## config.mk

```make
export PLATFORM = sky130hd
export DESIGN_NAME = testSlave
export DESIGN_NICKNAME = testSlave
export VERILOG_FILES = /design/flow/design.v
export SDC_FILE = /design/flow/constraint.sdc
export NUM_CORES = 4
export LEC_CHECK = 0
export CAP_MARGIN = 15
export CELL_PAD_IN_SITES_DETAIL_PLACEMENT = 0
export CORE_ASPECT_RATIO = 0.84
export CORE_MARGIN = 2
export CORE_UTILIZATION = 72
export CTS_CLUSTER_DIAMETER = 64
export CTS_CLUSTER_SIZE = 37
export MAX_ROUTING_LAYER = met4
export PLACE_DENSITY = 0.66
export SETUP_SLACK_MARGIN = -0.1
export SLEW_MARGIN = 35
export TNS_END_PERCENT = 40
```

## constraint.sdc

```tcl
create_clock -name core_clock -period 1.67 [get_ports {clk}]
set_input_delay 0.3340 -clock core_clock [delete_from_list [all_inputs] [get_ports {clk}]]
set_output_delay 0.3340 -clock core_clock [all_outputs]
set_load 0.01 [all_outputs]
```

## design.v

```verilog
module testSlave(input clk, input reset,
    input  S_AXI_RREADY,
    output S_AXI_RVALID,
    output[5:0] S_AXI_RID,
    output[31:0] S_AXI_RDATA,
    output[1:0] S_AXI_RRESP,
    output S_AXI_RLAST,
    output S_AXI_ARREADY,
    input  S_AXI_ARVALID,
    input [5:0] S_AXI_ARID,
    input [5:0] S_AXI_ARADDR,
    input [7:0] S_AXI_ARLEN,
    input [2:0] S_AXI_ARSIZE,
    input [1:0] S_AXI_ARBURST,
    output S_AXI_WREADY,
    input  S_AXI_WVALID,
    input [31:0] S_AXI_WDATA,
    input [3:0] S_AXI_WSTRB,
    input  S_AXI_WLAST,
    output S_AXI_AWREADY,
    input  S_AXI_AWVALID,
    input [5:0] S_AXI_AWID,
    input [5:0] S_AXI_AWADDR,
    input [7:0] S_AXI_AWLEN,
    input [2:0] S_AXI_AWSIZE,
    input [1:0] S_AXI_AWBURST,
    input  S_AXI_BREADY,
    output S_AXI_BVALID,
    output[5:0] S_AXI_BID,
    output[1:0] S_AXI_BRESP
);
  reg [1:0] axi_bresp;
  wire[1:0] T0;
  wire[1:0] T1;
  wire T2;
  wire T3;
  wire T4;
  wire T5;
  wire T6;
  reg  axi_bvalid;
  wire T7;
  wire T8;
  wire T9;
  wire T10;
  wire T11;
  wire T12;
  wire T13;
  wire T14;
  wire T15;
  reg  axi_wready;
  wire T16;
  wire T17;
  wire T18;
  wire T19;
  wire T20;
  wire T21;
  wire T22;
  wire T23;
  wire T24;
  wire T25;
  wire T26;
  wire T27;
  wire T28;
  reg  axi_awv_awr_flag;
  wire T29;
  wire T30;
  wire T31;
  wire T32;
  wire T33;
  wire T34;
  wire T35;
  reg  axi_arv_arr_flag;
  wire T36;
  wire T37;
  wire T38;
  wire T39;
  wire T40;
  wire T41;
  wire T42;
  wire T43;
  wire T44;
  wire T45;
  wire T46;
  reg  axi_arready;
  wire T47;
  wire T48;
  wire T49;
  wire T50;
  wire T51;
  wire T52;
  wire T53;
  wire T54;
  reg [7:0] axi_arlen;
  wire[7:0] T55;
  wire[7:0] T56;
  wire T57;
  wire T58;
  wire T59;
  wire T60;
  wire T61;
  wire T62;
  wire T63;
  reg [7:0] axi_arlen_cntr;
  wire[7:0] T64;
  wire[7:0] T65;
  wire[7:0] T66;
  wire[7:0] T67;
  wire T68;
  wire T69;
  wire T70;
  wire T71;
  reg  axi_rvalid;
  wire T72;
  wire T73;
  wire T74;
  wire T75;
  wire T76;
  wire T77;
  wire T78;
  wire T79;
  wire T80;
  wire T81;
  wire T82;
  wire T83;
  wire T84;
  wire T85;
  wire T86;
  wire T87;
  wire T88;
  wire T89;
  wire T90;
  wire T91;
  wire T92;
  wire T93;
  wire T94;
  reg  axi_awready;
  wire T95;
  wire T96;
  wire T97;
  wire T98;
  wire T99;
  wire T100;
  wire T101;
  wire T102;
  wire T103;
  wire T104;
  wire T105;
  wire T106;
  reg  axi_rlast;
  wire T107;
  wire T108;
  wire T109;
  wire T110;
  wire T111;
  wire T112;
  wire T113;
  wire T114;
  wire T115;
  wire T116;
  wire T117;
  wire T118;
  wire T119;
  wire T120;
  wire T121;
  wire T122;
  wire T123;
  reg [1:0] axi_rresp;
  wire[1:0] T124;
  wire[1:0] T125;
  reg [31:0] axi_rdata;
  wire[31:0] T126;
  wire[31:0] data_out;
  wire[31:0] T127;
  wire[31:0] T128;
  wire[31:0] T129;
  wire[31:0] T130;
  reg [31:0] bram_0;
  wire[31:0] T131;
  wire[31:0] T132;
  wire T133;
  wire[31:0] data_in;
  wire T134;
  wire T135;
  wire[15:0] T136;
  wire[3:0] T137;
  wire[3:0] mem_address;
  wire[3:0] T138;
  wire[3:0] T139;
  wire[3:0] T140;
  reg [5:0] axi_awaddr;
  wire[5:0] T325;
  wire[6:0] T141;
  wire[6:0] T142;
  wire[6:0] T143;
  wire[6:0] T326;
  wire[5:0] T144;
  wire[5:0] T145;
  wire[5:0] T146;
  wire T147;
  wire T148;
  wire T149;
  wire T150;
  wire T151;
  wire T152;
  wire T153;
  wire T154;
  wire T155;
  reg [1:0] axi_awburst;
  wire[1:0] T156;
  wire[1:0] T157;
  wire T158;
  wire T159;
  wire T160;
  wire T161;
  wire T162;
  reg [7:0] axi_awlen;
  wire[7:0] T163;
  wire[7:0] T164;
  reg [7:0] axi_awlen_cntr;
  wire[7:0] T165;
  wire[7:0] T166;
  wire[7:0] T167;
  wire[7:0] T168;
  wire T169;
  wire[6:0] T170;
  wire[6:0] T327;
  wire[5:0] T171;
  wire[3:0] T172;
  wire[3:0] T173;
  wire[3:0] T174;
  wire[6:0] T175;
  wire[6:0] T176;
  wire[6:0] T177;
  wire[6:0] T328;
  wire[6:0] T178;
  wire[6:0] T179;
  wire[6:0] T329;
  wire[2:0] T180;
  wire[2:0] T181;
  wire[3:0] T330;
  wire T331;
  wire T182;
  wire T183;
  wire T184;
  wire T185;
  wire[6:0] T332;
  wire[3:0] T186;
  wire[3:0] T187;
  wire T188;
  wire T189;
  wire T190;
  wire[3:0] T191;
  reg [5:0] axi_araddr;
  wire[5:0] T333;
  wire[6:0] T192;
  wire[6:0] T193;
  wire[6:0] T194;
  wire[6:0] T334;
  wire[5:0] T195;
  wire[5:0] T196;
  wire[5:0] T197;
  wire T198;
  wire T199;
  reg [1:0] axi_arburst;
  wire[1:0] T200;
  wire[1:0] T201;
  wire[6:0] T202;
  wire[6:0] T335;
  wire[5:0] T203;
  wire[3:0] T204;
  wire[3:0] T205;
  wire[3:0] T206;
  wire[6:0] T207;
  wire[6:0] T208;
  wire[6:0] T209;
  wire[6:0] T336;
  wire[6:0] T210;
  wire[6:0] T211;
  wire[6:0] T337;
  wire[2:0] T212;
  wire[2:0] T213;
  wire[3:0] T338;
  wire T339;
  wire T214;
  wire T215;
  wire T216;
  wire T217;
  wire[6:0] T340;
  wire[3:0] T218;
  wire[3:0] T219;
  wire T220;
  wire T221;
  wire T222;
  wire mem_wren;
  wire T223;
  reg [31:0] bram_1;
  wire[31:0] T224;
  wire[31:0] T225;
  wire T226;
  wire T227;
  wire T228;
  wire T229;
  wire[31:0] T230;
  reg [31:0] bram_2;
  wire[31:0] T231;
  wire[31:0] T232;
  wire T233;
  wire T234;
  wire T235;
  reg [31:0] bram_3;
  wire[31:0] T236;
  wire[31:0] T237;
  wire T238;
  wire T239;
  wire T240;
  wire T241;
  wire T242;
  wire[31:0] T243;
  wire[31:0] T244;
  reg [31:0] bram_4;
  wire[31:0] T245;
  wire[31:0] T246;
  wire T247;
  wire T248;
  wire T249;
  reg [31:0] bram_5;
  wire[31:0] T250;
  wire[31:0] T251;
  wire T252;
  wire T253;
  wire T254;
  wire T255;
  wire[31:0] T256;
  reg [31:0] bram_6;
  wire[31:0] T257;
  wire[31:0] T258;
  wire T259;
  wire T260;
  wire T261;
  reg [31:0] bram_7;
  wire[31:0] T262;
  wire[31:0] T263;
  wire T264;
  wire T265;
  wire T266;
  wire T267;
  wire T268;
  wire T269;
  wire[31:0] T270;
  wire[31:0] T271;
  wire[31:0] T272;
  reg [31:0] bram_8;
  wire[31:0] T273;
  wire[31:0] T274;
  wire T275;
  wire T276;
  wire T277;
  reg [31:0] bram_9;
  wire[31:0] T278;
  wire[31:0] T279;
  wire T280;
  wire T281;
  wire T282;
  wire T283;
  wire[31:0] T284;
  reg [31:0] bram_10;
  wire[31:0] T285;
  wire[31:0] T286;
  wire T287;
  wire T288;
  wire T289;
  reg [31:0] bram_11;
  wire[31:0] T290;
  wire[31:0] T291;
  wire T292;
  wire T293;
  wire T294;
  wire T295;
  wire T296;
  wire[31:0] T297;
  wire[31:0] T298;
  reg [31:0] bram_12;
  wire[31:0] T299;
  wire[31:0] T300;
  wire T301;
  wire T302;
  wire T303;
  reg [31:0] bram_13;
  wire[31:0] T304;
  wire[31:0] T305;
  wire T306;
  wire T307;
  wire T308;
  wire T309;
  wire[31:0] T310;
  reg [31:0] bram_14;
  wire[31:0] T311;
  wire[31:0] T312;
  wire T313;
  wire T314;
  wire T315;
  reg [31:0] bram_15;
  wire[31:0] T316;
  wire[31:0] T317;
  wire T318;
  wire T319;
  wire T320;
  wire T321;
  wire T322;
  wire T323;
  wire T324;
  wire mem_rden;
  assign S_AXI_BRESP = axi_bresp;
  assign T0 = T3 ? 2'h0 : T1;
  assign T1 = T2 ? 2'h0 : axi_bresp;
  assign T2 = reset ^ 1'h1;
  assign T3 = T106 & T4;
  assign T4 = T5 & S_AXI_WLAST;
  assign T5 = T14 & T6;
  assign T6 = ~ axi_bvalid;
  assign T7 = T10 ? 1'h0 : T8;
  assign T8 = T3 ? 1'h1 : T9;
  assign T9 = T2 ? 1'h0 : axi_bvalid;
  assign T10 = T12 & T11;
  assign T11 = S_AXI_BREADY & axi_bvalid;
  assign T12 = T106 & T13;
  assign T13 = T4 ^ 1'h1;
  assign T14 = T15 & S_AXI_WVALID;
  assign T15 = axi_awv_awr_flag & axi_wready;
  assign T16 = T25 ? 1'h0 : T17;
  assign T17 = T20 ? 1'h1 : T18;
  assign T18 = T19 ? 1'h0 : axi_wready;
  assign T19 = reset ^ 1'h1;
  assign T20 = T24 & T21;
  assign T21 = T22 & axi_awv_awr_flag;
  assign T22 = T23 & S_AXI_WVALID;
  assign T23 = axi_wready ^ 1'h1;
  assign T24 = T19 ^ 1'h1;
  assign T25 = T24 & T26;
  assign T26 = T28 & T27;
  assign T27 = S_AXI_WLAST & axi_wready;
  assign T28 = T21 ^ 1'h1;
  assign T29 = T103 ? 1'h0 : T30;
  assign T30 = T33 ? 1'h1 : T31;
  assign T31 = T32 ? 1'h0 : axi_awv_awr_flag;
  assign T32 = reset ^ 1'h1;
  assign T33 = T102 & T34;
  assign T34 = T91 & T35;
  assign T35 = axi_arv_arr_flag ^ 1'h1;
  assign T36 = T88 ? 1'h0 : T37;
  assign T37 = T40 ? 1'h1 : T38;
  assign T38 = T39 ? 1'h0 : axi_arv_arr_flag;
  assign T39 = reset ^ 1'h1;
  assign T40 = T87 & T41;
  assign T41 = T43 & T42;
  assign T42 = axi_arv_arr_flag ^ 1'h1;
  assign T43 = T45 & T44;
  assign T44 = axi_awv_awr_flag ^ 1'h1;
  assign T45 = T46 & S_AXI_ARVALID;
  assign T46 = axi_arready ^ 1'h1;
  assign T47 = T50 ? 1'h0 : T48;
  assign T48 = T40 ? 1'h1 : T49;
  assign T49 = T39 ? 1'h0 : axi_arready;
  assign T50 = T87 & T51;
  assign T51 = T52 ^ 1'h1;
  assign T52 = T41 | T53;
  assign T53 = T86 & T54;
  assign T54 = axi_arlen_cntr == axi_arlen;
  assign T55 = T58 ? S_AXI_ARLEN : T56;
  assign T56 = T57 ? 8'h0 : axi_arlen;
  assign T57 = reset ^ 1'h1;
  assign T58 = T63 & T59;
  assign T59 = T61 & T60;
  assign T60 = axi_arv_arr_flag ^ 1'h1;
  assign T61 = T62 & S_AXI_ARVALID;
  assign T62 = axi_arready ^ 1'h1;
  assign T63 = T57 ^ 1'h1;
  assign T64 = T68 ? T67 : T65;
  assign T65 = T58 ? 8'h0 : T66;
  assign T66 = T57 ? 8'h0 : axi_arlen_cntr;
  assign T67 = axi_arlen_cntr + 8'h1;
  assign T68 = T63 & T69;
  assign T69 = T85 & T70;
  assign T70 = T71 & S_AXI_RREADY;
  assign T71 = T84 & axi_rvalid;
  assign T72 = T80 ? 1'h0 : T73;
  assign T73 = T76 ? 1'h1 : T74;
  assign T74 = T75 ? 1'h0 : axi_rvalid;
  assign T75 = reset ^ 1'h1;
  assign T76 = T79 & T77;
  assign T77 = axi_arv_arr_flag & T78;
  assign T78 = axi_rvalid ^ 1'h1;
  assign T79 = T75 ^ 1'h1;
  assign T80 = T79 & T81;
  assign T81 = T83 & T82;
  assign T82 = axi_rvalid & S_AXI_RREADY;
  assign T83 = T77 ^ 1'h1;
  assign T84 = axi_arlen_cntr <= axi_arlen;
  assign T85 = T59 ^ 1'h1;
  assign T86 = axi_rvalid & S_AXI_RREADY;
  assign T87 = T39 ^ 1'h1;
  assign T88 = T87 & T89;
  assign T89 = T90 & T53;
  assign T90 = T41 ^ 1'h1;
  assign T91 = T93 & T92;
  assign T92 = axi_awv_awr_flag ^ 1'h1;
  assign T93 = T94 & S_AXI_AWVALID;
  assign T94 = axi_awready ^ 1'h1;
  assign T95 = T98 ? 1'h0 : T96;
  assign T96 = T33 ? 1'h1 : T97;
  assign T97 = T32 ? 1'h0 : axi_awready;
  assign T98 = T102 & T99;
  assign T99 = T100 ^ 1'h1;
  assign T100 = T34 | T101;
  assign T101 = S_AXI_WLAST & axi_wready;
  assign T102 = T32 ^ 1'h1;
  assign T103 = T102 & T104;
  assign T104 = T105 & T101;
  assign T105 = T34 ^ 1'h1;
  assign T106 = T2 ^ 1'h1;
  assign S_AXI_BID = S_AXI_AWID;
  assign S_AXI_BVALID = axi_bvalid;
  assign S_AXI_AWREADY = axi_awready;
  assign S_AXI_WREADY = axi_wready;
  assign S_AXI_ARREADY = axi_arready;
  assign S_AXI_RLAST = axi_rlast;
  assign T107 = T120 ? 1'h0 : T108;
  assign T108 = T112 ? 1'h1 : T109;
  assign T109 = T68 ? 1'h0 : T110;
  assign T110 = T58 ? 1'h0 : T111;
  assign T111 = T57 ? 1'h0 : axi_rlast;
  assign T112 = T63 & T113;
  assign T113 = T118 & T114;
  assign T114 = T115 & axi_arv_arr_flag;
  assign T115 = T117 & T116;
  assign T116 = axi_rlast ^ 1'h1;
  assign T117 = axi_arlen_cntr == axi_arlen;
  assign T118 = T119 ^ 1'h1;
  assign T119 = T59 | T70;
  assign T120 = T63 & T121;
  assign T121 = T122 & S_AXI_RREADY;
  assign T122 = T123 ^ 1'h1;
  assign T123 = T119 | T114;
  assign S_AXI_RRESP = axi_rresp;
  assign T124 = T76 ? 2'h0 : T125;
  assign T125 = T75 ? 2'h0 : axi_rresp;
  assign S_AXI_RDATA = axi_rdata;
  assign T126 = mem_rden ? data_out : axi_rdata;
  assign data_out = T127;
  assign T127 = T324 ? T270 : T128;
  assign T128 = T269 ? T243 : T129;
  assign T129 = T242 ? T230 : T130;
  assign T130 = T229 ? bram_1 : bram_0;
  assign T131 = T134 ? data_in : T132;
  assign T132 = T133 ? 32'h1 : bram_0;
  assign T133 = reset ^ 1'h1;
  assign data_in = S_AXI_WDATA;
  assign T134 = mem_wren & T135;
  assign T135 = T136[0];
  assign T136 = 1'h1 << T137;
  assign T137 = mem_address;
  assign mem_address = T138;
  assign T138 = axi_arv_arr_flag ? T191 : T139;
  assign T139 = axi_awv_awr_flag ? T140 : 4'h0;
  assign T140 = axi_awaddr[5:2];
  assign T325 = T141[5:0];
  assign T141 = T188 ? T332 : T142;
  assign T142 = T182 ? T178 : T143;
  assign T143 = T182 ? T170 : T326;
  assign T326 = {1'h0, T144};
  assign T144 = T154 ? axi_awaddr : T145;
  assign T145 = T148 ? S_AXI_AWADDR : T146;
  assign T146 = T147 ? 6'h0 : axi_awaddr;
  assign T147 = reset ^ 1'h1;
  assign T148 = T153 & T149;
  assign T149 = T151 & T150;
  assign T150 = axi_awv_awr_flag ^ 1'h1;
  assign T151 = T152 & S_AXI_AWVALID;
  assign T152 = axi_awready ^ 1'h1;
  assign T153 = T147 ^ 1'h1;
  assign T154 = T158 & T155;
  assign T155 = axi_awburst == 2'h0;
  assign T156 = T148 ? S_AXI_AWBURST : T157;
  assign T157 = T147 ? 2'h0 : axi_awburst;
  assign T158 = T153 & T159;
  assign T159 = T169 & T160;
  assign T160 = T161 & S_AXI_WVALID;
  assign T161 = T162 & axi_wready;
  assign T162 = axi_awlen_cntr <= axi_awlen;
  assign T163 = T148 ? S_AXI_AWLEN : T164;
  assign T164 = T147 ? 8'h0 : axi_awlen;
  assign T165 = T158 ? T168 : T166;
  assign T166 = T148 ? 8'h0 : T167;
  assign T167 = T147 ? 8'h0 : axi_awlen_cntr;
  assign T168 = axi_awlen_cntr + 8'h1;
  assign T169 = T149 ^ 1'h1;
  assign T170 = T175 | T327;
  assign T327 = {1'h0, T171};
  assign T171 = T172 << 2'h2;
  assign T172 = T173 & 4'hf;
  assign T173 = T174 + 4'h1;
  assign T174 = axi_awaddr[5:2];
  assign T175 = T328 & T176;
  assign T176 = ~ T177;
  assign T177 = 7'h3c;
  assign T328 = {1'h0, T144};
  assign T178 = T179 | 7'h0;
  assign T179 = T143 & T329;
  assign T329 = {T330, T180};
  assign T180 = ~ T181;
  assign T181 = 3'h3;
  assign T330 = T331 ? 4'hf : 4'h0;
  assign T331 = T180[2];
  assign T182 = T158 & T183;
  assign T183 = T185 & T184;
  assign T184 = axi_awburst == 2'h1;
  assign T185 = T155 ^ 1'h1;
  assign T332 = {3'h0, T186};
  assign T186 = T187 + 4'h1;
  assign T187 = axi_awaddr[5:2];
  assign T188 = T158 & T189;
  assign T189 = T190 ^ 1'h1;
  assign T190 = T155 | T184;
  assign T191 = axi_araddr[5:2];
  assign T333 = T192[5:0];
  assign T192 = T220 ? T340 : T193;
  assign T193 = T214 ? T210 : T194;
  assign T194 = T214 ? T202 : T334;
  assign T334 = {1'h0, T195};
  assign T195 = T198 ? axi_araddr : T196;
  assign T196 = T58 ? S_AXI_ARADDR : T197;
  assign T197 = T57 ? 6'h0 : axi_araddr;
  assign T198 = T68 & T199;
  assign T199 = axi_arburst == 2'h0;
  assign T200 = T58 ? S_AXI_ARBURST : T201;
  assign T201 = T57 ? 2'h0 : axi_arburst;
  assign T202 = T207 | T335;
  assign T335 = {1'h0, T203};
  assign T203 = T204 << 2'h2;
  assign T204 = T205 & 4'hf;
  assign T205 = T206 + 4'h1;
  assign T206 = axi_araddr[5:2];
  assign T207 = T336 & T208;
  assign T208 = ~ T209;
  assign T209 = 7'h3c;
  assign T336 = {1'h0, T195};
  assign T210 = T211 | 7'h0;
  assign T211 = T194 & T337;
  assign T337 = {T338, T212};
  assign T212 = ~ T213;
  assign T213 = 3'h3;
  assign T338 = T339 ? 4'hf : 4'h0;
  assign T339 = T212[2];
  assign T214 = T68 & T215;
  assign T215 = T217 & T216;
  assign T216 = axi_arburst == 2'h1;
  assign T217 = T199 ^ 1'h1;
  assign T340 = {3'h0, T218};
  assign T218 = T219 + 4'h1;
  assign T219 = axi_araddr[5:2];
  assign T220 = T68 & T221;
  assign T221 = T222 ^ 1'h1;
  assign T222 = T199 | T216;
  assign mem_wren = T223;
  assign T223 = axi_wready & S_AXI_WVALID;
  assign T224 = T227 ? data_in : T225;
  assign T225 = T226 ? 32'h2 : bram_1;
  assign T226 = reset ^ 1'h1;
  assign T227 = mem_wren & T228;
  assign T228 = T136[1];
  assign T229 = T137[0];
  assign T230 = T241 ? bram_3 : bram_2;
  assign T231 = T234 ? data_in : T232;
  assign T232 = T233 ? 32'h4 : bram_2;
  assign T233 = reset ^ 1'h1;
  assign T234 = mem_wren & T235;
  assign T235 = T136[2];
  assign T236 = T239 ? data_in : T237;
  assign T237 = T238 ? 32'h8 : bram_3;
  assign T238 = reset ^ 1'h1;
  assign T239 = mem_wren & T240;
  assign T240 = T136[3];
  assign T241 = T137[0];
  assign T242 = T137[1];
  assign T243 = T268 ? T256 : T244;
  assign T244 = T255 ? bram_5 : bram_4;
  assign T245 = T248 ? data_in : T246;
  assign T246 = T247 ? 32'h10 : bram_4;
  assign T247 = reset ^ 1'h1;
  assign T248 = mem_wren & T249;
  assign T249 = T136[4];
  assign T250 = T253 ? data_in : T251;
  assign T251 = T252 ? 32'h20 : bram_5;
  assign T252 = reset ^ 1'h1;
  assign T253 = mem_wren & T254;
  assign T254 = T136[5];
  assign T255 = T137[0];
  assign T256 = T267 ? bram_7 : bram_6;
  assign T257 = T260 ? data_in : T258;
  assign T258 = T259 ? 32'h40 : bram_6;
  assign T259 = reset ^ 1'h1;
  assign T260 = mem_wren & T261;
  assign T261 = T136[6];
  assign T262 = T265 ? data_in : T263;
  assign T263 = T264 ? 32'h80 : bram_7;
  assign T264 = reset ^ 1'h1;
  assign T265 = mem_wren & T266;
  assign T266 = T136[7];
  assign T267 = T137[0];
  assign T268 = T137[1];
  assign T269 = T137[2];
  assign T270 = T323 ? T297 : T271;
  assign T271 = T296 ? T284 : T272;
  assign T272 = T283 ? bram_9 : bram_8;
  assign T273 = T276 ? data_in : T274;
  assign T274 = T275 ? 32'h100 : bram_8;
  assign T275 = reset ^ 1'h1;
  assign T276 = mem_wren & T277;
  assign T277 = T136[8];
  assign T278 = T281 ? data_in : T279;
  assign T279 = T280 ? 32'h200 : bram_9;
  assign T280 = reset ^ 1'h1;
  assign T281 = mem_wren & T282;
  assign T282 = T136[9];
  assign T283 = T137[0];
  assign T284 = T295 ? bram_11 : bram_10;
  assign T285 = T288 ? data_in : T286;
  assign T286 = T287 ? 32'h400 : bram_10;
  assign T287 = reset ^ 1'h1;
  assign T288 = mem_wren & T289;
  assign T289 = T136[10];
  assign T290 = T293 ? data_in : T291;
  assign T291 = T292 ? 32'h800 : bram_11;
  assign T292 = reset ^ 1'h1;
  assign T293 = mem_wren & T294;
  assign T294 = T136[11];
  assign T295 = T137[0];
  assign T296 = T137[1];
  assign T297 = T322 ? T310 : T298;
  assign T298 = T309 ? bram_13 : bram_12;
  assign T299 = T302 ? data_in : T300;
  assign T300 = T301 ? 32'h1000 : bram_12;
  assign T301 = reset ^ 1'h1;
  assign T302 = mem_wren & T303;
  assign T303 = T136[12];
  assign T304 = T307 ? data_in : T305;
  assign T305 = T306 ? 32'h2000 : bram_13;
  assign T306 = reset ^ 1'h1;
  assign T307 = mem_wren & T308;
  assign T308 = T136[13];
  assign T309 = T137[0];
  assign T310 = T321 ? bram_15 : bram_14;
  assign T311 = T314 ? data_in : T312;
  assign T312 = T313 ? 32'h4000 : bram_14;
  assign T313 = reset ^ 1'h1;
  assign T314 = mem_wren & T315;
  assign T315 = T136[14];
  assign T316 = T319 ? data_in : T317;
  assign T317 = T318 ? 32'h8000 : bram_15;
  assign T318 = reset ^ 1'h1;
  assign T319 = mem_wren & T320;
  assign T320 = T136[15];
  assign T321 = T137[0];
  assign T322 = T137[1];
  assign T323 = T137[2];
  assign T324 = T137[3];
  assign mem_rden = axi_arv_arr_flag;
  assign S_AXI_RID = S_AXI_ARID;
  assign S_AXI_RVALID = axi_rvalid;
  always @(posedge clk) begin
    if(T3) begin
      axi_bresp <= 2'h0;
    end else if(T2) begin
      axi_bresp <= 2'h0;
    end
    if(T10) begin
      axi_bvalid <= 1'h0;
    end else if(T3) begin
      axi_bvalid <= 1'h1;
    end else if(T2) begin
      axi_bvalid <= 1'h0;
    end
    if(T25) begin
      axi_wready <= 1'h0;
    end else if(T20) begin
      axi_wready <= 1'h1;
    end else if(T19) begin
      axi_wready <= 1'h0;
    end
    if(T103) begin
      axi_awv_awr_flag <= 1'h0;
    end else if(T33) begin
      axi_awv_awr_flag <= 1'h1;
    end else if(T32) begin
      axi_awv_awr_flag <= 1'h0;
    end
    if(T88) begin
      axi_arv_arr_flag <= 1'h0;
    end else if(T40) begin
      axi_arv_arr_flag <= 1'h1;
    end else if(T39) begin
      axi_arv_arr_flag <= 1'h0;
    end
    if(T50) begin
      axi_arready <= 1'h0;
    end else if(T40) begin
      axi_arready <= 1'h1;
    end else if(T39) begin
      axi_arready <= 1'h0;
    end
    if(T58) begin
      axi_arlen <= S_AXI_ARLEN;
    end else if(T57) begin
      axi_arlen <= 8'h0;
    end
    if(T68) begin
      axi_arlen_cntr <= T67;
    end else if(T58) begin
      axi_arlen_cntr <= 8'h0;
    end else if(T57) begin
      axi_arlen_cntr <= 8'h0;
    end
    if(T80) begin
      axi_rvalid <= 1'h0;
    end else if(T76) begin
      axi_rvalid <= 1'h1;
    end else if(T75) begin
      axi_rvalid <= 1'h0;
    end
    if(T98) begin
      axi_awready <= 1'h0;
    end else if(T33) begin
      axi_awready <= 1'h1;
    end else if(T32) begin
      axi_awready <= 1'h0;
    end
    if(T120) begin
      axi_rlast <= 1'h0;
    end else if(T112) begin
      axi_rlast <= 1'h1;
    end else if(T68) begin
      axi_rlast <= 1'h0;
    end else if(T58) begin
      axi_rlast <= 1'h0;
    end else if(T57) begin
      axi_rlast <= 1'h0;
    end
    if(T76) begin
      axi_rresp <= 2'h0;
    end else if(T75) begin
      axi_rresp <= 2'h0;
    end
    if(mem_rden) begin
      axi_rdata <= data_out;
    end
    if(T134) begin
      bram_0 <= data_in;
    end else if(T133) begin
      bram_0 <= 32'h1;
    end
    axi_awaddr <= T325;
    if(T148) begin
      axi_awburst <= S_AXI_AWBURST;
    end else if(T147) begin
      axi_awburst <= 2'h0;
    end
    if(T148) begin
      axi_awlen <= S_AXI_AWLEN;
    end else if(T147) begin
      axi_awlen <= 8'h0;
    end
    if(T158) begin
      axi_awlen_cntr <= T168;
    end else if(T148) begin
      axi_awlen_cntr <= 8'h0;
    end else if(T147) begin
      axi_awlen_cntr <= 8'h0;
    end
    axi_araddr <= T333;
    if(T58) begin
      axi_arburst <= S_AXI_ARBURST;
    end else if(T57) begin
      axi_arburst <= 2'h0;
    end
    if(T227) begin
      bram_1 <= data_in;
    end else if(T226) begin
      bram_1 <= 32'h2;
    end
    if(T234) begin
      bram_2 <= data_in;
    end else if(T233) begin
      bram_2 <= 32'h4;
    end
    if(T239) begin
      bram_3 <= data_in;
    end else if(T238) begin
      bram_3 <= 32'h8;
    end
    if(T248) begin
      bram_4 <= data_in;
    end else if(T247) begin
      bram_4 <= 32'h10;
    end
    if(T253) begin
      bram_5 <= data_in;
    end else if(T252) begin
      bram_5 <= 32'h20;
    end
    if(T260) begin
      bram_6 <= data_in;
    end else if(T259) begin
      bram_6 <= 32'h40;
    end
    if(T265) begin
      bram_7 <= data_in;
    end else if(T264) begin
      bram_7 <= 32'h80;
    end
    if(T276) begin
      bram_8 <= data_in;
    end else if(T275) begin
      bram_8 <= 32'h100;
    end
    if(T281) begin
      bram_9 <= data_in;
    end else if(T280) begin
      bram_9 <= 32'h200;
    end
    if(T288) begin
      bram_10 <= data_in;
    end else if(T287) begin
      bram_10 <= 32'h400;
    end
    if(T293) begin
      bram_11 <= data_in;
    end else if(T292) begin
      bram_11 <= 32'h800;
    end
    if(T302) begin
      bram_12 <= data_in;
    end else if(T301) begin
      bram_12 <= 32'h1000;
    end
    if(T307) begin
      bram_13 <= data_in;
    end else if(T306) begin
      bram_13 <= 32'h2000;
    end
    if(T314) begin
      bram_14 <= data_in;
    end else if(T313) begin
      bram_14 <= 32'h4000;
    end
    if(T319) begin
      bram_15 <= data_in;
    end else if(T318) begin
      bram_15 <= 32'h8000;
    end
  end
endmodule
```

## run.sh

```bash
#!/bin/bash
# the make line also repeats each setting of config.mk as NAME=value (left out here)
make -C /OpenROAD-flow-scripts/flow DESIGN_CONFIG=/design/flow/config.mk WORK_HOME=/design/flow/orfs CLKGATE_MAP_FILE= finish
```

==> results of run 1 <==
## metrics by stage
step	TNS, ns	utilization	power [W]	hold slack (ns)	setup WS, ns
final	-539.01	0.918	0.0339	0.178	-0.927
after global placement	-525.70	0.839	0.0224	0.468	-0.640
after detailed placement	-542.35	0.839	0.0226	0.481	-0.723
after global routing	-571.17	0.918	0.0344	0.191	-0.920
after CTS	-444.22	0.893	0.0327	0.140	-0.569
after floorplan	-450.32	-	0.0200	0.492	-0.627
## final cells by class
type / count / area [um^2] / area share
Antenna cell: 11 / 27.5 / 0.000828
Timing Repair Buffer: 450 / 5450 / 0.164
Clock inverter: 26 / 307 / 0.00922
Inverter: 23 / 86.3 / 0.00260
Clock buffer: 38 / 930 / 0.0280
Multi-Input combinational cell: 1181 / 8030 / 0.242
Sequential cell: 596 / 17800 / 0.535
Tap cell: 495 / 619 / 0.0186
## what timing repair did
action / in CTS / in global routing
pin swaps: 67 / 61
gates cloned: 9 / 14
setup endpoints to repair: 1136 / 1140
gates resized: 60 / 87
buffers inserted: 24 / 28
## layer usage
metal	track usage	up-vias	part of all wire
li1	-	8145	-
met1	0.562	9787	0.31
met2	0.675	2196	0.45
met3	0.126	547	0.16
met4	0.209	0	0.072
met5	-	-	0
==> notes.md, run 1 <==
Implementation run completed; key figures follow.

Detailed routing:
- Once detail routing completed, the nets flagged for antenna violations numbered 0.
- The run gives the average via count per standard cell as 7.33.
- The run puts the number of DRC markers after the initial detailed-route iteration at between 4k and 5k.
- The iteration count recorded for the first detailed-route pass is 9.
- The run gives the average routed wire per standard cell as ~32 um.
- The run puts the residual DRC count at 0.
- The run gives the total wirelength of the detailed-routed design as 90200 um.
- Per the detail_route report, the via count comes to between 20k and 25k.

Floorplan:
- The run gives the initial cell density of the core as 0.727.
- After floorplanning, the core was divided into approximately 64 placement rows.
- The run puts the I/O pin count at approximately 150.
- The run gives the placeable core region as 36200 um^2.
- The run gives the width of the chip as ~210 um.
- In this run the full chip footprint comes out at between 30000 and 40000 um^2.
- The run gives the die height as roughly 180 um.

Place:
- The run puts the routability congestion estimate at just over 0.9.
- The buffer_ports step reported a buffer count of about 110.
- The run gives the post-placement cell area as around 30000 um^2.
- The run gives the half-perimeter wire length after placement as 48700 um.
- After detailed placement, the design holds a cell count of around 2.7k.

Status:
- The run finished, with violations left.
- Failing layout checks were recorded as negative setup slack.

Clocking:
- The run gives the total of hold buffers inserted after clock tree synthesis as 0.
- The run gives the number of buffers inserted during clock tree synthesis as 36.
- The run puts the number of H-tree branching levels at 2.
- The run gives the clock tree from TritonCTS as yes.
- Counting along the longest clock path gives a buffer depth of 3.
- Per the post-CTS timing run, clock transition at the registers of the reported paths is ~0.10 ns.
- The run gives the clock insertion delay at the later pin of the skew report as between 0.5 and 0.6 ns.
- Clock tree synthesis selected as its root buffer the cell sky130_fd_sc_hd__clkbuf_16.
- The run puts the number of clock sinks seen by CTS at 596.

Pwr:
- The run puts the sequential fraction of design power at 0.517.
- The power report puts the leakage power at ~13 nW.
- The run puts the part of the power in combinational logic at 0.183.
- Of all power groups, the one with the highest power is registers.
- The run puts the power density normalized to cell area at between 1000 and 1500 nW/um^2.
- The power report attributes to the clock group a share of 0.300.
- The run puts the reported net switching power at around 0.0094 W.
- In the power breakdown, the internal column shows ~0.025 W.
- The run puts the power in combinational cells at approximately 0.0062 W.
- The run puts the sequential-cell power consumption at about 0.018 W.
- The run gives the reported clock group power as slightly above 0.01 W.
- Across the VDD grid, the largest voltage drop is 908 uV.
- The script computed the net switching share of total power as 0.276.

Cells and area:
- The run gives the final standard cell count with taps included and fillers excluded as around 2.8k.
- For the completed layout, the total cell area is recorded as between 30000 and 40000 um^2.
- From synthesis to final layout, the design area changed by 26.2%.
- In the final layout, the fill cell count is around 1.3k.
- The finished design was reported to have a net count of approximately 2.4k.

STA:
- The run puts the maximum clock rate at around 0.39 GHz.
- The run gives the pin slew with the least headroom to its limit as 0.688 ns.
- In the post-route analysis, the smallest setup slack over all paths is -0.927 ns.
- The run gives the number of hold violations in the final report as 0.
- Between clock sinks in the finished design, the worst skew comes to approximately 0.031 ns.
- The run puts the post-layout period usage of the worst path at 1.56.
- The run puts the final max-slew violation count at 0.
- The run gives the final critical-path required period as 2.60 ns.
- The final report lists the setup-violating endpoint count as 1171.
- The run puts the remaining max-slew budget at the tightest pin at 0.541.
- Setup repair after global routing could not meet its margin everywhere.

Setup path:
- The run gives the critical register-to-register path startpoint as axi_awaddr[2].
- The run gives the slowest cell on the critical path as sky130_fd_sc_hd__a222oi_1.
- OpenSTA lists the critical path startpoint as axi_awaddr[2].
- The run gives the startpoint-to-endpoint class of the critical path as reg2reg.
- The run gives the worst endpoint required time as ~2.0 ns.
- STA reports a reg2reg setup slack of -0.93 ns.
- The run puts the logic depth of the worst setup path including buffers at 7.
- The run gives the worst path buffer plus inverter count as 2.
- Broken down by cell family, the worst path's largest delay share belongs to AND-OR/OR-AND gates.
- The run gives the critical path capture point type as a flop.
- The worst setup path is launched from a flop.
- Walking the worst path, the cells encountered are o21ai_2 -> o21a_4 -> buf_12 -> bufbuf_16 -> a222oi_1 -> nand3_1 -> and3_1.
- The run puts the maximum fanout encountered on the critical timing path at 10.
- The run gives the capture point of the critical path as axi_rdata[25].
- The worst register-to-register path has a depth of 7.
- The endpoint identified for the worst register-to-register timing path is axi_rdata[25].
- The run puts the largest stage delay on the critical path at 0.64 ns.
- The arrival time of data at the worst endpoint is listed as between 2 and 3 ns.

Hold path:
- The run puts the instance count along the most critical hold path at 3.
- According to the hold report, the worst path is of the in2reg type.
- For the worst min-delay path, the startpoint reported by OpenROAD is reset.
- STA shows the worst min-delay path finishing at axi_wready.

Global route:
- The run puts the global-route wire length before repair at between 100000 and 150000 um.
- Per the GRT congestion report, total overflow comes to 0.
- The run gives the largest net degree at the start of global routing as approximately 59.
- The number of global-route vias before repair is about 19k.
- The number of antenna violations at the first check in global routing was 7.
- The run gives the global-route usage over all layers as 0.445.

Yosys:
- The run gives the post-synthesis cell count from yosys as about 2k.
- Counting flops with a built-in enable in the synthesized netlist gives approximately 580.
- The run puts the fraction of post-synthesis cell area in the top cell type by area at 0.666.
- After synthesis, the cell types taking the most area are sky130_fd_sc_hd__edfxtp_1 67%, sky130_fd_sc_hd__and3_1 7.5%, sky130_fd_sc_hd__and2_1 6.5%.
- The commonest cells after synthesis are 584 x sky130_fd_sc_hd__edfxtp_1, 317 x sky130_fd_sc_hd__and3_1, 275 x sky130_fd_sc_hd__and2_1.
- The run gives the mean cell area of the mapped netlist as approximately 13 um^2.
- sky130_fd_sc_hd__edfxtp_1 is the most common cell in the netlist.
- Of the total synthesized cell area, the portion taken by XOR and XNOR cells is 0.00532.
- The run gives the simple logic cell fraction of the synthesized area as 0.193.
- The run puts the number of instances in the synthesized netlist at 2002.
- The run gives the post-synthesis instance area as between 20000 and 30000 um^2.
- The run gives the adder and majority cell fraction of the synthesized area as 0.00950.
- The run gives the multiplexer share of the synthesized area as 0.00124.
- Post-synthesis, Yosys gives the total cell area as 26300 um^2.
- The run gives the complex-gate fraction of the synthesized area as 0.0762.
- The run gives the cell type contributing the most total cell area after synthesis as sky130_fd_sc_hd__edfxtp_1.
- After synthesis, the largest family of logic cells by area is simple AND/OR/NAND/NOR gates.
- The run puts the share of synthesized registers carrying an async set or reset at 0.
- The commonest register cell is sky130_fd_sc_hd__edfxtp_1.
- Per the synth log, the flip-flop and latch total comes to about 600.
- Counting the warning lines in the Yosys log gives 1.
- The run puts the portion of the post-synthesis area used by sequential elements at 0.675.
- The run puts the count of cell types in the netlist at roughly 56.

Run:
- Max-cap violations in this run came to 0.
- The run gives the number of warning messages in the logs as roughly 45.
==> run 2: changes to the inputs <==
Settings changed: CORE_ASPECT_RATIO 0.84 to 1.31, CORE_UTILIZATION 72 to 69, CTS_CLUSTER_SIZE 37 to 54, PLACE_DENSITY 0.66 to 0.44, SETUP_SLACK_MARGIN -0.1 to not set.
Clock period 1.67 ns to 3.47 ns, I/O delays scaled along.
==> run 2 against run 1 <==
Effect of this change:
- the run now finishes clean
- clock power shrank 56%
- global-route usage shrank 11 points
- sequential cell count is the same
- total power shrank 56%
- setup slack gained 1.5 ns
- via count shrank 18%
- hold slack gained 0.32 ns
- critical endpoint is now axi_awlen_cntr[2]
==> notes.md, run 2 <==
Implementation run completed; key figures follow.

STA:
- The run gives the sum of negative setup slack as 0 ns.
- The run puts the number of hold violations in the final report at 0.
- The run gives the remaining max-slew budget at the tightest pin as 0.501.
- Setup repair after global routing left no endpoint under its margin.
- The run gives the maximum clock rate as 0.340 GHz.
- The run puts the final setup violation count at 0.
- The run gives the pin slew with the least headroom to its limit as ~0.74 ns.
- The run puts the final critical-path required period at 2.94 ns.
- The run gives the final worst slack as between 0.5 and 0.6 ns.
- The run gives the post-layout period usage of the worst path as 0.848.
- The run gives the final max-slew violation count as 0.
- The run puts the setup clock skew after layout at 0.0288 ns.

Cells and area:
- The run gives the multi-input combinational cell area as approximately 7700 um^2.
- The run gives the area occupied by registers as 17800 um^2.
- After the last flow step, the layout net total stands at between 2k and 2.5k.
- With fillers left out, the area of the finished cells amounts to roughly 29000 um^2.
- The run puts the area growth from synthesis to layout at 10.7%.
- The run puts the number of filler cells placed in the layout at 2276.

Clocking:
- The run puts the number of H-tree branching levels at 1.
- In this run the clock root is driven by a sky130_fd_sc_hd__clkbuf_16.
- The run gives the number of clock sinks seen by CTS as ~600.
- The run gives the total of hold buffers inserted after clock tree synthesis as 0.
- The run puts the number of gates given a new drive strength after cts at 0.
- The skew report gives the latency at the later pin of the worst-skew pair as approximately 0.63 ns.
- The run gives the number of buffers inserted during clock tree synthesis as 30.
- After clock tree synthesis, the setup repair step added 0 buffers.
- The run gives the clock-pin slew reported for the worst setup and hold paths after clock tree synthesis as about 0.11 ns.
- TritonCTS built the clock tree.
- The run gives the buffer depth of the longest clock path as 3.

Setup path:
- Per STA, the worst path accumulates the most delay in the family simple AND/OR/NAND/NOR gates.
- Per the timing report, the most critical flop-to-flop path finishes at axi_awlen_cntr[2].
- The run puts the worst path buffer plus inverter count at 0.
- The worst setup path is of the reg2reg kind.
- The run gives the largest stage delay on the critical path as between 0.6 and 0.7 ns.
- The run gives the worst reg-to-reg path cell count as 7.
- The run gives the category of the worst setup path launch point as a flop.
- The run gives the critical path capture point type as a flop.
- The critical path starts at axi_awlen_cntr[1].
- The largest individual stage delay along the critical path comes from the cell sky130_fd_sc_hd__o31ai_1.
- The run puts the logic depth of the worst setup path including buffers at 7.
- The run gives the critical register-to-register path startpoint as axi_awlen_cntr[1].
- In this run the critical path is formed by ha_1 -> nor2b_1 -> o211ai_1 -> a21oi_1 -> o31ai_1 -> nand3_1 -> nand2_1.
- The run gives the register-to-register path setup slack as 0.53 ns.
- The run gives the capture point of the critical path as axi_awlen_cntr[2].
- STA puts the critical path data required time at between 3 and 4 ns.
- The run puts the maximum fanout encountered on the critical timing path at 8.
- The run puts the worst endpoint data arrival time at around 3.2 ns.

Yosys:
- The run gives the main logic family after synthesis as simple AND/OR/NAND/NOR gates.
- In the synthesized netlist, the cells that appear most often are 584 x sky130_fd_sc_hd__edfxtp_1, 317 x sky130_fd_sc_hd__and3_1, 275 x sky130_fd_sc_hd__and2_1.
- The synthesized netlist contains approximately 56 unique library cells.
- The run gives the cell type contributing the most total cell area after synthesis as sky130_fd_sc_hd__edfxtp_1.
- Yosys reported a register bit count of between 500 and 600.
- The run gives the most common flop cell mapped by yosys as sky130_fd_sc_hd__edfxtp_1.
- The run gives the multiplexer share of the synthesized area as 0.00124.
- Of the total synthesized cell area, the portion taken by AND-OR and OR-AND cells is 0.0762.
- The run gives the mean cell area of the mapped netlist as 13.2 um^2.
- The run puts the post-synthesis share of cell area spent on xor and xnor gates at 0.00532.
- The area fraction of the largest cell type after synthesis is 0.666.
- The run puts the post-synthesis cell count from yosys at approximately 2k.
- The run gives the adder and majority cell fraction of the synthesized area as 0.00950.
- Summing every instance area after synthesis gives approximately 26000 um^2.
- The run puts the portion of the post-synthesis area used by sequential elements at 0.675.
- The main area contributors are sky130_fd_sc_hd__edfxtp_1 67%, sky130_fd_sc_hd__and3_1 7.5%, sky130_fd_sc_hd__and2_1 6.5%.
- The run gives the share of synthesized registers carrying an async set or reset as 0.
- The run puts the number of instances in the synthesized netlist at around 2.0k.
- Counting flops with a built-in enable in the synthesized netlist gives 584.
- The run gives the simple logic cell fraction of the synthesized area as 0.193.
- The run puts the yosys stat chip area at 26300 um^2.
- Warnings reported by Yosys during synthesis add up to 1.
- Among all cell types in the netlist, the one instantiated most often is sky130_fd_sc_hd__edfxtp_1.

Pwr:
- The run gives the static power due to leakage as around 11 nW.
- Of the total power, the clock network draws 0.306.
- Looking at the group totals, the largest power group turns out to be registers.
- The run gives the internal power as 0.0108 W.
- The run gives the power density normalized to cell area as 508 nW/um^2.
- Per report_power, the Combinational row totals around 0.0019 W.
- The run gives the switching part of the total power as 0.270.
- The power report puts the net switching power at 0.00400 W.
- The run puts the largest vdd supply drop at 661 uV.
- The power report attributes to the sequential group a share of 0.568.
- For the clock group, total power comes out at approximately 0.0045 W.
- The run gives the part of the power in combinational logic as 0.126.
- Sequential power for this build is 0.00841 W.

Detailed routing:
- Detailed-route iteration 0 reported a violation count of between 2k and 2.5k.
- Per the post-route antenna check, the number of violating nets is 0.
- The run gives the average via count per standard cell as ~6.7.
- After detailed routing, the number of remaining DRC violations is 0.
- The run gives the count of TritonRoute iterations in the first routing pass as 7.
- TritonRoute output was used to compute an average wire per cell of between 20 and 30 um.
- The run gives the total via count in the routed design as roughly 17k.
- The run puts the total wirelength of the detailed-routed design at 63400 um.

Run:
- The run puts the number of max-capacitance violations reported at 0.
- The run puts the number of warning messages in the logs at 43.

Global route:
- The run puts the number of global-route vias before repair at 16.5k.
- The run gives the global-route usage over all layers as 0.331.
- The run gives the global-route wire length before repair as ~97000 um.
- The run gives the number of antenna violations at the first check in global routing as 6.
- Entering global routing, the biggest net connects 96 pins.
- The run gives the total overflow reported by the global router as 0.

Floorplan:
- The run gives the number of placement rows as slightly above 80.
- The run puts the die outline area at 39800 um^2.
- The share of the core area taken by cells at floorplan is 0.702.
- The run puts the I/O pin count at approximately 150.
- The run gives the die height as around 230 um.
- The run puts the width of the chip at 175 um.
- The run gives the placeable core region as 37500 um^2.

Hold path:
- The launch point of the worst min-delay path is recorded as axi_awready.
- The run gives the instance count along the most critical hold path as 2.
- The run gives the worst min-delay path endpoint as axi_awready.
- The run gives the classification of the worst-slack hold path as reg2reg.

Place:
- The run puts the worst-case setup slack after placement at 0.376 ns.
- The run puts the number of input and output port buffers inserted at around 110.
- Detailed placement finished with a half-perimeter wire length of approximately 37000 um.
- The run gives the routability congestion estimate as around 0.86.
- The run gives the post-placement cell area as around 28000 um^2.

Status:
- The run finished with no timing, DRC or antenna violations.
run 2: routing by layer:
layer	GRT usage	up-vias	wire length [um]
met1	0.448	8391	25200
met3	0.0474	92	5590
met2	0.537	874	31300
met4	0.0871	0	1290
met5	-	-	0
li1	-	7556	-
run 2: through the flow:
stage / power [W] / hold slack [ns] / util / cells
global placement: 0.0104 / 0.458 / 0.746 / 2470
finish: 0.0148 / 0.499 / 0.777 / 2532
floorplan: 0.00959 / 0.492 / - / 2005
detailed placement: 0.0104 / 0.477 / 0.746 / 2470
global route: 0.0152 / 0.529 / 0.777 / 2532
CTS: 0.0148 / 0.493 / 0.777 / 2526
run 2: layout make-up:
type / count / share of cell area
diodes: 6 / 0.000515
clock buffers: 31 / 0.0266
clock inverters: 25 / 0.0129
inverters: 23 / 0.00296
multi-input cells: 1181 / 0.263
flip-flops and latches: 596 / 0.610
well taps: 498 / 0.0214
repair buffers: 172 / 0.0619
==> run 3: changes to the inputs <==
Settings changed: CAP_MARGIN 15 to 20, CELL_PAD_IN_SITES_DETAIL_PLACEMENT 0 to not set, CORE_ASPECT_RATIO 1.31 to not set, CORE_UTILIZATION 69 to 36, CTS_CLUSTER_DIAMETER 64 to not set, CTS_CLUSTER_SIZE 54 to not set, MAX_ROUTING_LAYER met4 to not set, PLACE_DENSITY 0.44 to 0.6, SLEW_MARGIN 35 to 20, TNS_END_PERCENT 40 to not set.
Clock period 3.47 ns to 4.8 ns, I/O delays scaled along.
==> run 3 against run 2 <==
Effect of this change:
- cell count increased by 19%
- critical endpoint is now bram_2[2]
- setup slack improved by 0.98 ns
- largest cell class unchanged
- sequential power decreased by 28%
==> notes.md, run 3 <==
Implementation run completed; key figures follow.

Status:
- The run finished with no timing, DRC or antenna violations.

Clocking:
- The run gives the clock insertion delay at the later pin of the skew report as between 0.6 and 0.7 ns.
- The run gives the number of H-tree branching levels as 2.
- On the worst setup and hold paths after CTS, the clock-pin slew comes to 0.06 ns.
- The run gives the number of gates given a new drive strength after cts as 0.
- The run gives the total of hold buffers inserted after clock tree synthesis as 0.
- The number of clock sinks came to 596.
- The number of clock buffers added by TritonCTS is around 57.
- The run gives the clock tree from TritonCTS as yes.
- The run puts the buffer depth of the longest clock path at 3.
- The run puts the buffer count from post-CTS setup fixing at 0.
- Clock tree synthesis selected as its root buffer the cell sky130_fd_sc_hd__clkbuf_16.

Yosys:
- In the synthesis report, Yosys lists the chip area as 26300 um^2.
- Of the total synthesized cell area, the portion taken by AND-OR and OR-AND cells is 0.0762.
- The run puts the number of storage elements in the synthesis netlist at 596.
- The run puts the mean cell area of the mapped netlist at 13.2 um^2.
- In this run the cell area of the synthesized design comes to about 26000 um^2.
- In this run, synthesis inferred between 500 and 600 flip-flops with an integrated enable.
- The run gives the cell type contributing the most total cell area after synthesis as sky130_fd_sc_hd__edfxtp_1.
- After synthesis, the most frequently instantiated cells are 584 x sky130_fd_sc_hd__edfxtp_1, 317 x sky130_fd_sc_hd__and3_1, 275 x sky130_fd_sc_hd__and2_1.
- The run puts the share of synthesized registers carrying an async set or reset at 0.
- Looking at the cell usage after synthesis, the top flip-flop cell is sky130_fd_sc_hd__edfxtp_1.
- The run gives the adder and majority cell fraction of the synthesized area as 0.00950.
- sky130_fd_sc_hd__edfxtp_1 is the most common cell in the netlist.
- The run gives the post-synthesis share of cell area spent on xor and xnor gates as 0.00532.
- The run puts the portion of the post-synthesis area used by sequential elements at 0.675.
- Synthesis produced a netlist whose cell count is about 2.0k.
- The run gives the multiplexer share of the synthesized area as 0.00124.
- Yosys attributes the largest share of cell area to sky130_fd_sc_hd__edfxtp_1 67%, sky130_fd_sc_hd__and3_1 7.5%, sky130_fd_sc_hd__and2_1 6.5%.
- Of the total synthesized cell area, the portion taken by AND, OR, NAND and NOR gates is 0.193.
- Grouping non-sequential cells by family puts the most area in simple AND/OR/NAND/NOR gates.
- The run puts the fraction of post-synthesis cell area in the top cell type by area at 0.666.
- The run puts the number of warnings issued by yosys at 1.
- The run puts the count of cell types in the netlist at about 56.
- The run gives the post-synthesis cell count from yosys as approximately 2k.

Pwr:
- The run gives the clock share of power as 0.372.
- In this run, power in combinational logic comes to approximately 0.0013 W.
- The run gives the power density normalized to cell area as roughly 390 nW/um^2.
- The run gives the sequential-cell power consumption as approximately 0.0061 W.
- The biggest slice of the total power is consumed by registers.
- Of the total power, registers draw 0.515.
- The run gives the reported clock group power as roughly 0.0044 W.
- The run gives the switching part of the total power as 0.249.
- The leakage power in the latest report is between 10 and 15 nW.
- The run gives the internal power as 0.00887 W.
- The run gives the part of the power in combinational logic as 0.113.
- Per the OpenROAD power report, switching power amounts to 0.00294 W.
- VDD sags by at most 295 uV.

Setup path:
- For the worst reg-to-reg path, the startpoint reported by OpenROAD is axi_arv_arr_flag.
- The run gives the largest stage delay on the critical path as between 0.7 and 0.8 ns.
- The run gives the capture instance of the worst register-to-register path as bram_2[2].
- The run puts the worst path buffer plus inverter count at 2.
- The run gives the register-to-register path setup slack as roughly 1.5 ns.
- The critical path maximum fanout is 28.
- The run puts the logic depth of the worst setup path including buffers at 6.
- For the worst setup path, the data required time is 5.11 ns.
- Looking at the setup timing report, the critical path kind is reg2reg.
- The run gives the category of the worst setup path launch point as a flop.
- In this run the critical path is formed by buf_4 -> o21a_1 -> nand3_1 -> and2b_1 -> nand2b_2 -> buf_4.
- The most critical setup path has its startpoint at axi_arv_arr_flag.
- The number of cells on the worst reg-to-reg path is 6.
- The run gives the cell class contributing the biggest share of worst-path delay as simple AND/OR/NAND/NOR gates.
- The run gives the capture point of the critical path as bram_2[2].
- The run gives the worst endpoint data arrival time as ~3.6 ns.
- The run gives the critical path capture point type as a flop.
- The slowest stage of the critical path belongs to the cell sky130_fd_sc_hd__dfxtp_2.
- The run gives the most numerous cell on the critical path as sky130_fd_sc_hd__buf_4.

Detailed routing:
- The run puts the number of DRC markers after the initial detailed-route iteration at roughly 2.1k.
- The run puts the residual DRC count at 0.
- The run gives the total via count in the routed design as 16.9k.
- The run puts the average routed wire per standard cell at roughly 23 um.
- The run puts the total wirelength of the detailed-routed design at about 70000 um.
- The run puts the count of TritonRoute iterations in the first routing pass at 6.
- The run puts the antenna diode instance count at 0.
- The detail route stage leaves a number of antenna-violating nets equal to 0.
- The run gives the average via count per standard cell as 5.60.

Run:
- OpenROAD emitted warnings numbering between 40 and 50.
- The run gives the number of max-capacitance violations reported as 0.

Floorplan:
- The run puts the die height at between 200 and 300 um.
- The run puts the number of placement rows at just under 100.
- The run puts the width of the chip at approximately 270 um.
- 148 I/O pins were placed.
- The run gives the die outline area as about 75000 um^2.
- The run puts the initial cell density of the core at 0.362.
- According to the floorplan report, the placeable core area is between 70000 and 80000 um^2.

Global route:
- The run gives the global-route wire length before repair as between 100000 and 150000 um.
- In the global route stage, overall resource usage came out at 0.183.
- The run puts the largest net degree at the start of global routing at 118.
- The run puts the number of global-route vias before repair at 16.6k.
- Per the GRT congestion report, total overflow comes to 0.
- The run puts the number of antenna violations at the first check in global routing at 1.

Place:
- The run gives the number of input and output port buffers inserted as between 100 and 150.
- The run gives the half-perimeter wire length after placement as slightly below 40000 um.
- The run gives the routability congestion estimate as about 0.78.
- The run puts the post-placement cell area at roughly 28000 um^2.
- The run gives the worst-case setup slack after placement as approximately 0.96 ns.

Hold path:
- The run gives the classification of the worst-slack hold path as reg2reg.
- The run gives the instance count along the most critical hold path as 2.
- The run gives the origin of the worst min-delay path as axi_awready.
- Hold analysis lists the worst path endpoint as axi_awready.

STA:
- Headroom to the max-slew limit came out at 0.441.
- The run gives the post-layout period usage of the worst path as 0.686.
- The run gives the final worst hold slack as between 0.4 and 0.5 ns.
- The run puts the sum of negative setup slack at 0 ns.
- After layout, the worst setup slack is around 1.5 ns.
- The run puts the maximum clock rate at around 0.30 GHz.
- Setup violations remaining at the end of the flow were counted as 0.
- The run gives the number of hold violations in the final report as 0.
- Setup repair after global routing left no endpoint under its margin.
- The final timing report lists clock skew as ~0.025 ns.
- The pin closest to its max-slew limit shows a slew of about 0.84 ns.
- The worst path in the final design needs a cycle of 3.29 ns, including I/O delays and setup.
- The run puts the final max-slew violation count at 0.

Cells and area:
- The run gives the area growth from synthesis to layout as 14.5%.
- The run gives the number of filler cells placed in the layout as around 6.6k.
- The run puts the multi-input combinational cell area at 7690 um^2.
- The finished cells cover 30100 um^2.
- For this run, the post-layout net count is approximately 2.1k.
- The run gives the area occupied by registers as 17800 um^2.
## run 3: routing by layer
layer	part of all wire	vias up	track usage
met5	0	-	0
met4	0.027	0	0.0564
met3	0.068	106	0.0241
met2	0.48	634	0.304
met1	0.42	8625	0.251
li1	-	7581	-
## run 3: final cells by class
class | count | area share
sequential | 596 | 0.590
multi-input combinational | 1181 | 0.255
clock inverter | 37 | 0.0108
clock buffer | 66 | 0.0484
tap | 959 | 0.0398
timing repair buffer | 162 | 0.0532
inverter | 23 | 0.00286
## run 3: through the flow
step | util | power (W) | std cells
after floorplan | - | 0.00694 | 2005
after global placement | 0.390 | 0.00751 | 2921
after detailed placement | 0.390 | 0.00753 | 2921
after CTS | 0.415 | 0.0119 | 3024
after global routing | 0.415 | 0.0122 | 3024
final | 0.415 | 0.0118 | 3024
==> run 4: changes to the inputs <==
Settings changed: ABC_AREA set to 1, CAP_MARGIN 20 to 15, CELL_PAD_IN_SITES_DETAIL_PLACEMENT set to 0, CORE_ASPECT_RATIO set to 0.5, CORE_UTILIZATION 36 to 18, CTS_CLUSTER_DIAMETER set to 255, CTS_CLUSTER_SIZE set to 98, MAX_ROUTING_LAYER set to met4, PLACE_DENSITY 0.6 to 0.44, TNS_END_PERCENT set to 40.
Clock period 4.8 ns to 2.54 ns, I/O delays scaled along.
==> run 4 against run 3 <==
Effect of this change:
- the flow now stops in 5_2_route
- synthesized cell count up 24%
- global-route usage shrank 7.0 points
- area after synthesis decreased by 0.55%
- die size grew 97%
==> notes.md, run 4 <==
Figures from the flow reports.

Status:
- The run stopped with a tool error.
- The flow halted during 5_2_route.
- The first error in the log reads "[ERROR DRT-0255] Maze Route cannot find path of net S_AXI_ARID[5] in worker of routeBox ( 531300 96600 ) ( 543420 144900 )".

Yosys:
- The run gives the multiplexer share of the synthesized area as 0.
- The run puts the count of cell types in the netlist at 36.
- Of all cell types, the one taking the most synthesized area is sky130_fd_sc_hd__edfxtp_1.
- The run puts the number of warnings issued by yosys at 1.
- The run gives the number of enable flip-flop cells as between 500 and 600.
- The run gives the simple logic cell fraction of the synthesized area as 0.196.
- The run gives the number of instances in the synthesized netlist as 2488.
- In this run, the synthesized area fraction spent on xor and xnor cells is recorded as 0.00401.
- Sorting the synthesized cells by how often they occur yields 676 x sky130_fd_sc_hd__nor2_1, 584 x sky130_fd_sc_hd__edfxtp_1, 352 x sky130_fd_sc_hd__nand2_1.
- The run gives the main logic family after synthesis as simple AND/OR/NAND/NOR gates.
- Among all flip-flop cells after synthesis, the most frequent one is sky130_fd_sc_hd__edfxtp_1.
- The share of synthesized area in the top cell type comes to 0.670.
- Averaged over all synthesized cells, the footprint is between 10 and 15 um^2.
- The run gives the post-synthesis instance area as between 20000 and 30000 um^2.
- The run gives the share of synthesized registers carrying an async set or reset as 0.
- The run puts the yosys stat chip area at 26200 um^2.
- Per the synth log, the flip-flop and latch total comes to 596.
- The run puts the complex-gate fraction of the synthesized area at 0.0464.
- Yosys stat counts about 2.5k cells in the synthesized netlist.
- The run gives the adder and majority cell fraction of the synthesized area as 0.00956.
- Sorting the synthesized cells by area gives the leading types as sky130_fd_sc_hd__edfxtp_1 67%, sky130_fd_sc_hd__nor2_1 9.7%, sky130_fd_sc_hd__nand2_1 5.0%.
- The run gives the most repeated cell in the gate-level netlist after synthesis as sky130_fd_sc_hd__nor2_1.
- The run gives the portion of the post-synthesis area used by sequential elements as 0.679.

Clocking:
- Counting along the longest clock path gives a buffer depth of 3.
- The run gives the number of H-tree branching levels as 1.
- Counting the buffers created by CTS gives 10.
- Clock tree synthesis found a total of about 600 sinks.
- Looking at the clock tree report, the root buffer type is sky130_fd_sc_hd__clkbuf_16.

Floorplan:
- For this design the top-level I/O count stands at 148.
- The run puts the width of the chip at between 500 and 600 um.
- The floorplan step defined a core boundary enclosing roughly 140000 um^2.
- The run gives the die outline area as ~150000 um^2.
- The run puts the number of placement rows at roughly 100.
- The floorplan step records an initial core utilization of 0.182.
- From bottom edge to top edge, the die measures around 270 um.

STA:
- The run gives the critical endpoint after global-route timing repair as axi_rdata[1]$_DFFE_PP_/D.
- After the last repair the worst path ends at a register input.

Place:
- The run gives the worst-case setup slack after placement as -0.213 ns.
- In this run the tool buffered the top-level ports with between 100 and 150 buffer cells.
- The run gives the number of placed cells counting well taps as around 4.5k.
- At the end of routability-driven placement, the weighted congestion stood at 0.793.
- Detailed placement finished with a half-perimeter wire length of between 50000 and 60000 um.

Global route:
- The run gives the number of antenna violations at the first check in global routing as 0.
- Entering global routing, the biggest net connects roughly 100 pins.
- The run gives the global-route usage over all layers as 0.114.
- The number of global-route vias before repair is between 15k and 20k.
- The run gives the global-route wire length before repair as between 100000 and 150000 um.
- The total overflow left after global routing is 0.
==> run 4: layer usage <==
metal and GRT usage:
met5 -, met4 0.0193, met3 0.00472, met2 0.196, met1 0.150
==> run 4: metrics by stage <==
stage	cell area (um^2)	TNS [ns]	total power (W)
global route	31000	0	0.0197
CTS	31000	-0.00460	0.0191
detailed placement	30600	-32.54	0.0155
global placement	30600	-29.05	0.0155
floorplan	26300	0	0.0136
==> run 4: timing repair <==
item | 4_1_cts | 5_1_grt
setup buffers | 0 | 6
cloned | 0 | 0
gates resized | 9 | 8
setup endpoints to repair | 75 | 13
hold buffers | 0 | 0
pin swaps | 0 | 3
==> run 5: changes to the inputs <==
Settings changed: ABC_AREA 1 to not set, CAP_MARGIN 15 to 20, CELL_PAD_IN_SITES_DETAIL_PLACEMENT 0 to not set, CORE_ASPECT_RATIO 0.5 to not set, CORE_UTILIZATION 18 to 58, CTS_CLUSTER_DIAMETER 255 to not set, CTS_CLUSTER_SIZE 98 to not set, MAX_ROUTING_LAYER met4 to not set, PLACE_DENSITY 0.44 to not set, SETUP_SLACK_MARGIN set to 0.6, TNS_END_PERCENT 40 to 5.
Clock period 2.54 ns to 4.2 ns, I/O delays scaled along.
==> run 5 against run 4 <==
Effect of this change:
- the run now finishes clean
- synthesized cell count fell by 20%
- die size shrank 68%
- global-route usage is 18 points higher
- area after synthesis is 0.55% higher
==> notes.md, run 5 <==
Implementation run completed; key figures follow.

Hold path:
- For hold timing, the worst endpoint is axi_awready.
- The run puts the instance count along the most critical hold path at 2.

Setup path:
- Among cell families on the critical path, the largest total delay comes from simple AND/OR/NAND/NOR gates.
- The run gives the critical path capture point type as a flop.
- The run gives the worst path buffer plus inverter count as 0.
- The worst register-to-register path begins at axi_awlen_cntr[1].
- The run gives the worst endpoint data arrival time as roughly 3.5 ns.
- Per STA, the endpoint of the critical path is axi_awlen_cntr[3].
- Logic depth along the worst register-to-register path is recorded as 7.
- The run gives the category of the worst setup path launch point as a flop.
- The run gives the capture instance of the worst register-to-register path as axi_awlen_cntr[3].
- The run gives the maximum fanout encountered on the critical timing path as 12.

Cells and area:
- The run puts the final standard cell count with taps included and fillers excluded at between 2k and 3k.
- The run gives the area growth from synthesis to layout as 13.7%.
- The net count of the finished layout is approximately 2.2k.
- The run gives the utilization after layout as 0.664.

STA:
- Setup repair after global routing left no endpoint under its margin.
- For this run, the top clock speed supported by timing is ~0.31 GHz.
- The run gives the pin slew with the least headroom to its limit as between 0.9 and 1 ns.
- The run puts the remaining max-slew budget at the tightest pin at 0.383.
- The run gives the final critical-path required period as roughly 3.2 ns.
- The run puts the final max-slew violation count at 0.
- The run puts the post-layout period usage of the worst path at 0.760.
- The run gives the sum of negative setup slack as 0 ns.

Clocking:
- The cell sitting at the root of the clock tree is a sky130_fd_sc_hd__clkbuf_16.
- The run puts the buffer count from post-CTS setup fixing at 0.
- The H-tree generated during clock tree synthesis spans 2 levels.
- The run gives the clock tree from TritonCTS as yes.

Yosys:
- The cell-mix breakdown from Yosys lists the simple-gate area share as 0.193.
- The run gives the cell type contributing the most total cell area after synthesis as sky130_fd_sc_hd__edfxtp_1.
- The run puts the post-synthesis share of cell area spent on xor and xnor gates at 0.00532.
- The run gives the adder and majority cell fraction of the synthesized area as 0.00950.
- The run puts the count of cell types in the netlist at 56.
- Yosys attributes the largest share of cell area to sky130_fd_sc_hd__edfxtp_1 67%, sky130_fd_sc_hd__and3_1 7.5%, sky130_fd_sc_hd__and2_1 6.5%.
- The run gives the most repeated cell in the gate-level netlist after synthesis as sky130_fd_sc_hd__edfxtp_1.
- The run puts the portion of the post-synthesis area used by sequential elements at 0.675.
- The run gives the mean cell area of the mapped netlist as approximately 13 um^2.
- The area fraction of the largest cell type after synthesis is 0.666.
- Synthesis produced 2002 cells.
- The run puts the number of storage elements in the synthesis netlist at 596.
- The synthesis report gives the async set-or-reset register share as 0.
- The run puts the yosys stat chip area at 26300 um^2.
- The cell area that synthesis handed to floorplanning was ~26000 um^2.

Pwr:
- For this design the ratio of total power to cell area is 450 nW/um^2.
- The run gives the sequential-cell power consumption as 0.00695 W.
- In this run, power in the clock network comes to roughly 0.0050 W.
- The run gives the part of the power in combinational logic as 0.117.
- The run gives the switching part of the total power as 0.249.
- The run gives the sequential fraction of design power as 0.516.
- The group that draws the most power in this run is registers.
- Per the power-grid run, VDD falls by no more than 340 uV.
- The run puts the power in combinational cells at around 0.0016 W.

Place:
- The run puts the number of placed cells counting well taps at 2582.
- The run gives the number of input and output port buffers inserted as 105.
- The run puts the routability congestion estimate at a little over 0.8.
- Once placement finished, the instance area stood at ~28000 um^2.

Global route:
- The run gives the number of global-route vias before repair as 16.6k.
- The run puts the met2 demand-to-capacity share in global routing at 0.460.
- The number of antenna violations at the first check in global routing was 3.
- The run gives the largest net degree at the start of global routing as 85.

Floorplan:
- The run gives the initial cell density of the core as 0.584.
- The floorplan step set the die height to roughly 220 um.
- The run puts the placeable core region at between 40000 and 50000 um^2.
- The floorplan has around 80 rows.

Detailed routing:
- For this run, the script counts the antenna cells in the layout as 0.
- The run puts the average via count per standard cell at about 6.3.
- The run puts the residual DRC count at 0.
- Once detail routing completed, the nets flagged for antenna violations numbered 0.
- For this block, the via count after detailed routing is ~17k.
- The run puts the average routed wire per standard cell at between 20 and 30 um.

Status:
- The run finished with no timing, DRC or antenna violations.
run 5: final cells by class:
class,instances,area [um^2],area share
Inverter,23,86.3,0.00288
Multi-Input combinational cell,1181,7690,0.257
Sequential cell,596,17800,0.594
Tap cell,600,751,0.0251
Clock buffer,79,1620,0.0539
Clock inverter,32,174,0.00581
Timing Repair Buffer,182,1850,0.0619
run 5: routing by layer:
metal  vias to the layer above  part of all wire
met2                       751              0.47
met4                         2             0.018
li1                       7664                 -
met3                       105             0.088
met1                      8470              0.43
met5                         -           0.00019
run 5: per-stage QoR:
| stage | hold WS [ns] | total power, W | worst slack (ns) |
|---|---|---|---|
| 2_1_floorplan | 0.492 | 0.00792 | 0.462 |
| 6_report | 0.478 | 0.0135 | 1.01 |
| 5_1_grt | 0.525 | 0.0139 | 0.772 |
| 3_5_place_dp | 0.474 | 0.00865 | 0.816 |
| 3_3_place_gp | 0.459 | 0.00862 | 0.822 |
| 4_1_cts | 0.482 | 0.0136 | 0.955 |
Power is estimated from default activity; no workload was simulated.
